==> 01-02: inputs <==
// arctan
module arctan #
	(
		parameter integer C_S00_AXIS_TDATA_WIDTH	= 32,
		parameter integer C_M00_AXIS_TDATA_WIDTH	= 32,
    parameter integer ITERATIONS = 16
	)
	(
		input wire  s00_axis_aclk, s00_axis_aresetn,
		input wire  s00_axis_tlast, s00_axis_tvalid,
		input wire [C_S00_AXIS_TDATA_WIDTH-1 : 0] s00_axis_tdata,
		input wire [(C_S00_AXIS_TDATA_WIDTH/8)-1: 0] s00_axis_tstrb,
		output logic  s00_axis_tready,
		input wire  m00_axis_aclk, m00_axis_aresetn,
		input wire  m00_axis_tready,
		output logic  m00_axis_tvalid, m00_axis_tlast,
		output logic [C_M00_AXIS_TDATA_WIDTH-1 : 0] m00_axis_tdata,
		output logic [(C_M00_AXIS_TDATA_WIDTH/8)-1: 0] m00_axis_tstrb
	);
export LEC_CHECK = 0
export ABC_AREA = 1
export CAP_MARGIN = 20
export CORE_ASPECT_RATIO = 1.09
export CORE_MARGIN = 2
export CORE_UTILIZATION = 40
export CTS_CLUSTER_DIAMETER = 224
export SLEW_MARGIN = 20
create_clock -name core_clock -period 5.0 [get_ports {s00_axis_aclk}]
run.sh (not shown) runs the stock make flow with config.mk's settings and CLKGATE_MAP_FILE=.
==> 10-22: changes against 01-02 <==
==> flow/config.mk (replaced) <==
export PLATFORM = sky130hd
export DESIGN_NAME = arctan
export DESIGN_NICKNAME = arctan
export VERILOG_FILES = /design/flow/design.v
export SDC_FILE = /design/flow/constraint.sdc
export NUM_CORES = 4
export LEC_CHECK = 0
export ABC_AREA = 0
export CAP_MARGIN = 20
export CELL_PAD_IN_SITES_GLOBAL_PLACEMENT = 0
export CORE_MARGIN = 2
export CORE_UTILIZATION = 72
export CTS_CLUSTER_DIAMETER = 357
export CTS_CLUSTER_SIZE = 45
export MAX_ROUTING_LAYER = met4
export MIN_ROUTING_LAYER = met1
export PLACE_DENSITY = 0.67
export SETUP_SLACK_MARGIN = 0.6
export SLEW_MARGIN = 20
==> flow/constraint.sdc (replaced) <==
create_clock -name core_clock -period 2.38 [get_ports {s00_axis_aclk}]
set_input_delay 0.4760 -clock core_clock [delete_from_list [all_inputs] [get_ports {s00_axis_aclk}]]
set_output_delay 0.4760 -clock core_clock [all_outputs]
set_load 0.01 [all_outputs]
==> 09-13: changes against 01-02 <==
==> flow/config.mk (replaced) <==
export PLATFORM = sky130hd
export DESIGN_NAME = arctan
export DESIGN_NICKNAME = arctan
export VERILOG_FILES = /design/flow/design.v
export SDC_FILE = /design/flow/constraint.sdc
export NUM_CORES = 4
export LEC_CHECK = 0
export ABC_AREA = 1
export CAP_MARGIN = 0
export CORE_MARGIN = 2
export CORE_UTILIZATION = 72
export CTS_CLUSTER_DIAMETER = 381
export CTS_CLUSTER_SIZE = 72
export MAX_ROUTING_LAYER = met4
export PLACE_DENSITY = 0.64
export SETUP_SLACK_MARGIN = 0.27
export SLEW_MARGIN = 20
==> flow/constraint.sdc (replaced) <==
create_clock -name core_clock -period 2.62 [get_ports {s00_axis_aclk}]
set_input_delay 0.5240 -clock core_clock [delete_from_list [all_inputs] [get_ports {s00_axis_aclk}]]
set_output_delay 0.5240 -clock core_clock [all_outputs]
set_load 0.01 [all_outputs]
==> notes <==
01-02 produced a clean layout. 10-22 ended with an error in 4_1_cts with DPL-0033. 09-13 ended with an error in 5_1_grt. Synthesized area is the same in 01-02 and 09-13. In 01-02 the synthesized cell count is larger than in 10-22, by 51%. The highest die area belongs to 01-02, the lowest to 10-22.
==> figures <==
Status: 09-13 stopped before the end; 10-22 stopped before the end; 01-02 timing/DRC/antenna clean
Last stage reached: 09-13 5_1_grt; 10-22 4_1_cts; 01-02 -
Standard cell core area: 09-13 126000 µm²; 10-22 105000 µm²; 01-02 227000 µm²
Cts-stage hold buffer count: 09-13 0; 10-22 -; 01-02 0
Synth Area in Compound Gates: 09-13 0.167; 10-22 0.220; 01-02 0.167
Final RePlAce weighted congestion: 09-13 1.12; 10-22 1.01; 01-02 0.952
Count of instances resized after the clock tree is built: 09-13 838; 10-22 -; 01-02 0
Adder Area Share: 09-13 0.0895; 10-22 0.108; 01-02 0.0895
Area fraction in and, or, nand and nor cells after synthesis: 09-13 0.336; 10-22 0.234; 01-02 0.336
HPWL Detailed: 09-13 218000 µm; 10-22 197000 µm; 01-02 222000 µm
Unique cell type count in the Yosys netlist: 09-13 59; 10-22 98; 01-02 59
Y dimension of the die: 09-13 360 µm; 10-22 330 µm; 01-02 503 µm
Area of the synthesized netlist per yosys stat: 09-13 91300 µm²; 10-22 76300 µm²; 01-02 91300 µm²
